## v_tile
module v_tile #(
    parameter width = 16,  
    parameter num_inputs = 4,  
    parameter num_regs = 16,  
    parameter total_inputs = num_inputs + num_inputs  
) (
    input wire clk,
    input wire reset,
    input wire on_off,  
    input wire write_en1,  
    output wire write_rdy1,
    input wire [num_inputs*width-1:0] w_data_in1,  
    output wire write_ack1,
    input wire write_en2,  
    output wire write_rdy2,
    input wire [num_inputs*width-1:0] w_data_in2,  
    output wire write_ack2,
    input wire write_en3,  
    output wire write_rdy3,
    input wire [width-1:0] w_data_in3,
    output wire write_ack3,
    output wire [num_inputs*width-1:0] adder_outputs,  
    output wire [3:0] dest_info,
    output wire adder_ack
);
Size in the first run: about 1500 cells after synthesis, ~12000 um^2 of cells after synthesis.
Settings: LEC_CHECK=0, CAP_MARGIN=20, CELL_PAD_IN_SITES_DETAIL_PLACEMENT=0, CORE_MARGIN=2, CORE_UTILIZATION=70, CTS_CLUSTER_DIAMETER=29, CTS_CLUSTER_SIZE=48, MAX_ROUTING_LAYER=met5, PLACE_DENSITY_LB_ADDON=0.25, SETUP_SLACK_MARGIN=1.31, SLEW_MARGIN=40, TNS_END_PERCENT=45; clock period 4.74 ns.
run.sh (not shown) runs the stock make flow with config.mk's settings and CLKGATE_MAP_FILE=.
The starting point stopped in 4_1_cts on DPL-0038.
Next try:
CELL_PAD_IN_SITES_DETAIL_PLACEMENT = default   (was 0)
CORE_UTILIZATION = 40   (was 70)
CTS_CLUSTER_DIAMETER = default   (was 29)
CTS_CLUSTER_SIZE = default   (was 48)
MAX_ROUTING_LAYER = default   (was met5)
PLACE_DENSITY_LB_ADDON = default   (was 0.25)
SETUP_SLACK_MARGIN = default   (was 1.31)
SLEW_MARGIN = 20   (was 40)
TNS_END_PERCENT = default   (was 45)
clock period = 4.35 ns   (was 4.74 ns; I/O delays follow)
Effect: This time the run finished with timing, DRC and antenna clean. Synthesized area is unchanged. Synthesized cell count does not change. Die size came out higher by 72%.
Next try:
CORE_UTILIZATION = 65   (was 40)
CTS_CLUSTER_DIAMETER = 117   (was default)
MAX_ROUTING_LAYER = met4   (was default)
SETUP_SLACK_MARGIN = 0.44   (was default)
clock period = 4.5 ns   (was 4.35 ns; I/O delays follow)
Result:
- worst setup slack gets better by 0.34 ns
- routed wire length climbs by 16%
- die area falls by 38%
- final area goes down by 3.2%
- power falls by 11%
- non-clock buffer count fell by 56
- global-route usage came out higher by 18 points
- register-to-register slack is better by 0.20 ns
- final cell count goes down by 10%
- via count went up by 10%
Next try:
CORE_UTILIZATION = 58   (was 65)
CTS_CLUSTER_DIAMETER = default   (was 117)
SETUP_SLACK_MARGIN = default   (was 0.44)
TNS_END_PERCENT = 55   (was default)
clock period = 2.42 ns   (was 4.5 ns; I/O delays follow)
Now the flow died in 5_1_grt.
Synthesized cell count is unchanged.
Die area is higher by 12%.
Synthesized area is unchanged.
Next try:
CORE_UTILIZATION = 15   (was 58)
MAX_ROUTING_LAYER = default   (was met4)
TNS_END_PERCENT = default   (was 55)
clock period = 4.35 ns   (was 2.42 ns; I/O delays follow)
=>
- With this change the flow went through all stages and came out clean
- die area came out higher to 3.8 times its value
- synthesized cell count does not change
- synthesized area is unchanged
Next try:
ABC_AREA = 1   (was default)
CORE_UTILIZATION = 59   (was 15)
CTS_CLUSTER_SIZE = 95   (was default)
TNS_END_PERCENT = 10   (was default)
clock period = 2.44 ns   (was 4.35 ns; I/O delays follow)
Effect:
- With this change the flow produced a layout that fails on setup timing
- routed wire length fell by about 1.5%
- global-route usage rose by 25 points
- synthesized area rose by about 3.3%

---

v_tile again, from the RTL that the note above started with.
Settings: LEC_CHECK=0, ABC_AREA=1, CAP_MARGIN=20, CORE_ASPECT_RATIO=0.88, CORE_MARGIN=2, CORE_UTILIZATION=72, CTS_CLUSTER_DIAMETER=238, CTS_CLUSTER_SIZE=32, MAX_ROUTING_LAYER=met4, PLACE_DENSITY_LB_ADDON=0.06, SETUP_SLACK_MARGIN=0.71, SLEW_MARGIN=20; clock period 2.46 ns.
The starting point died in clock tree synthesis (4_1_cts), error DPL-0038.
Next try:
==> flow/config.mk (replaced) <==
export PLATFORM = sky130hd
export DESIGN_NAME = v_tile
export DESIGN_NICKNAME = v_tile
export VERILOG_FILES = /design/flow/design.v
export SDC_FILE = /design/flow/constraint.sdc
export NUM_CORES = 4
export LEC_CHECK = 0
export CAP_MARGIN = 20
export CORE_MARGIN = 2
export CORE_UTILIZATION = 64
export SLEW_MARGIN = 20
==> flow/constraint.sdc (replaced) <==
create_clock -name core_clock -period 6.63 [get_ports {clk}]
set_input_delay 1.3260 -clock core_clock [delete_from_list [all_inputs] [get_ports {clk}]]
set_output_delay 1.3260 -clock core_clock [all_outputs]
set_load 0.01 [all_outputs]
Outcome: This time the run passed the timing, design-rule and antenna checks. Synthesized cell count drops by 19%. Area after synthesis went down by 3.2%. Die area climbs by 8.6%.
Next try:
--- a/flow/config.mk
+++ b/flow/config.mk
@@ -10 +10,3 @@
-export CORE_UTILIZATION = 64
+export CORE_UTILIZATION = 30
+export CTS_CLUSTER_SIZE = 94
+export MIN_ROUTING_LAYER = met2
==> flow/constraint.sdc (replaced) <==
create_clock -name core_clock -period 4.5 [get_ports {clk}]
set_input_delay 0.9000 -clock core_clock [delete_from_list [all_inputs] [get_ports {clk}]]
set_output_delay 0.9000 -clock core_clock [all_outputs]
set_load 0.01 [all_outputs]
Sequential power goes up by 47%; utilization shrinks by 40 points; power rises by 50%; worst hold slack is about the same; worst setup slack gets worse by 1.1 ns; design area increases by 11%; via count went up by 43%; clock-buffer cell count shrinks by 1; global-route usage came out lower by 4.1 points; combinational power goes up by 63%; non-clock buffer count goes up by 149.
Next try:
--- a/flow/config.mk
+++ b/flow/config.mk
@@ -8,0 +9,3 @@
+export CELL_PAD_IN_SITES_DETAIL_PLACEMENT = 1
+export CELL_PAD_IN_SITES_GLOBAL_PLACEMENT = 1
+export CORE_ASPECT_RATIO = 0.75
@@ -12,0 +16,2 @@
+export PLACE_DENSITY = 0.85
+export SETUP_SLACK_MARGIN = 1.13
@@ -13,0 +19 @@
+export TNS_END_PERCENT = 30
Sequential power is about the same.
Routed wire length goes up by 33%.
Flip-flop count is unchanged.
Clock skew goes up by 0.014 ns.
Power goes up by 0.63%.
Clock-buffer cell count goes up by 4.
Critical path depth goes up by 2.
Next try:
==> flow/config.mk (replaced) <==
export PLATFORM = sky130hd
export DESIGN_NAME = v_tile
export DESIGN_NICKNAME = v_tile
export VERILOG_FILES = /design/flow/design.v
export SDC_FILE = /design/flow/constraint.sdc
export NUM_CORES = 4
export LEC_CHECK = 0
export ABC_AREA = 1
export CAP_MARGIN = 20
export CORE_ASPECT_RATIO = 1.11
export CORE_MARGIN = 4
export CORE_UTILIZATION = 40
export CTS_CLUSTER_DIAMETER = 103
export GPL_ROUTABILITY_DRIVEN = 0
export MAX_ROUTING_LAYER = met4
export MIN_ROUTING_LAYER = met2
export SETUP_SLACK_MARGIN = 0.88
export SLEW_MARGIN = 20
export TNS_END_PERCENT = 45
After rerunning: The new run completed without violations; first-iteration DRC count decreases by about 7%; area after synthesis came out higher by about 3.3%; utilization went up by 5.8 points; clock-buffer cell count went up by 2; hold slack improves by 0.025 ns.

---

v_tile again, from the RTL that the note above started with.
make LEC_CHECK=0 CAP_MARGIN=0 CELL_PAD_IN_SITES_DETAIL_PLACEMENT=0 CELL_PAD_IN_SITES_GLOBAL_PLACEMENT=3 CORE_MARGIN=7 CORE_UTILIZATION=65 CTS_CLUSTER_DIAMETER=213 CTS_CLUSTER_SIZE=90 GPL_ROUTABILITY_DRIVEN=0 MAX_ROUTING_LAYER=met4 PLACE_DENSITY_LB_ADDON=0.23 SETUP_SLACK_MARGIN=1.71 SLEW_MARGIN=40 TNS_END_PERCENT=45 finish   # period 7.45 ns
The baseline ended with an error in global placement without I/O.
Rerun with:
CAP_MARGIN = 20   (was 0)
CELL_PAD_IN_SITES_GLOBAL_PLACEMENT = default   (was 3)
CORE_MARGIN = 2   (was 7)
CTS_CLUSTER_DIAMETER = default   (was 213)
GPL_ROUTABILITY_DRIVEN = default   (was 0)
MAX_ROUTING_LAYER = met5   (was met4)
PLACE_DENSITY_LB_ADDON = 0.25   (was 0.23)
SETUP_SLACK_MARGIN = default   (was 1.71)
clock period = 3.78 ns   (was 7.45 ns; I/O delays follow)
What happened:
- The new run did not get past global routing
- synthesized area does not change
- die area goes down by roughly a tenth
- synthesized cell count stays the same

---

== S ==
v_tile again, from the RTL that the note above started with.
## v_tile
module v_tile #(
    parameter width = 16,  
    parameter num_inputs = 4,  
    parameter num_regs = 16,  
    parameter total_inputs = num_inputs + num_inputs  
) (
    input wire clk,
    input wire reset,
    input wire on_off,  
    input wire write_en1,  
    output wire write_rdy1,
    input wire [num_inputs*width-1:0] w_data_in1,  
    output wire write_ack1,
    input wire write_en2,  
    output wire write_rdy2,
    input wire [num_inputs*width-1:0] w_data_in2,  
    output wire write_ack2,
    input wire write_en3,  
    output wire write_rdy3,
    input wire [width-1:0] w_data_in3,
    output wire write_ack3,
    output wire [num_inputs*width-1:0] adder_outputs,  
    output wire [3:0] dest_info,
    output wire adder_ack
);
    wire [total_inputs*width-1:0] adder_inputs;
    wire on_off_vector_fu;
    wire [15:0] config_in;
    mem #(
        .width(width),
        .num_regs(num_regs),
        .num_inputs(num_inputs)
    ) mem_inst (
        .clk(clk),
        .reset(reset),
        .on_off(on_off),
        .write_en1(write_en1),
        .write_rdy1(write_rdy1),
        .w_data_in1(w_data_in1),
        .write_ack1(write_ack1),
        .write_en2(write_en2),
        .write_rdy2(write_rdy2),
        .w_data_in2(w_data_in2),
        .write_ack2(write_ack2),
        .write_en3(write_en3),
        .write_rdy3(write_rdy3),
        .w_data_in3(w_data_in3),
        .write_ack3(write_ack3),
        .config_in(config_in),
        .adder_inputs(adder_inputs),
        .on_off_vector_fu(on_off_vector_fu)
    );
    adder_fu #(
        .width(width),
        .num_inputs(num_inputs)
    ) adder_fu_inst (
        .clk(clk),
        .reset(reset),
        .inputs(adder_inputs),  
        .on_off(on_off_vector_fu),  
        .config_in(config_in),
        .outputs(adder_outputs),
        .dest_info(dest_info),
        .ack(adder_ack)
    );
endmodule
Settings: LEC_CHECK=0, CAP_MARGIN=20, CELL_PAD_IN_SITES_DETAIL_PLACEMENT=2, CELL_PAD_IN_SITES_GLOBAL_PLACEMENT=1, CORE_ASPECT_RATIO=0.69, CORE_MARGIN=2, CORE_UTILIZATION=30, CTS_CLUSTER_SIZE=94, GPL_TIMING_DRIVEN=0, MIN_ROUTING_LAYER=met1, PLACE_DENSITY=0.57, SETUP_SLACK_MARGIN=1.13, SLEW_MARGIN=20, TNS_END_PERCENT=30; clock period 4.5 ns.
Input-level comparison between R and S:
- removing GPL_TIMING_DRIVEN (formerly 0)
- changing CORE_UTILIZATION from 30 to 40
- removing SETUP_SLACK_MARGIN (formerly 1.13)
- removing CORE_ASPECT_RATIO (formerly 0.69)
- removing PLACE_DENSITY (formerly 0.57)
- removing CELL_PAD_IN_SITES_DETAIL_PLACEMENT (formerly 2)
- removing CELL_PAD_IN_SITES_GLOBAL_PLACEMENT (formerly 1)
- removing CTS_CLUSTER_SIZE (formerly 94)
- removing MIN_ROUTING_LAYER (formerly met1)
- removing TNS_END_PERCENT (formerly 30)
[summary]
R against S: final cell count fell 152, sequential share of layout area moved up, post-cts hold-fix buffer tally level. write_en2 as the critical path launch point was reported by R, and on_off by S.
Power and IR drop assume default switching activity.
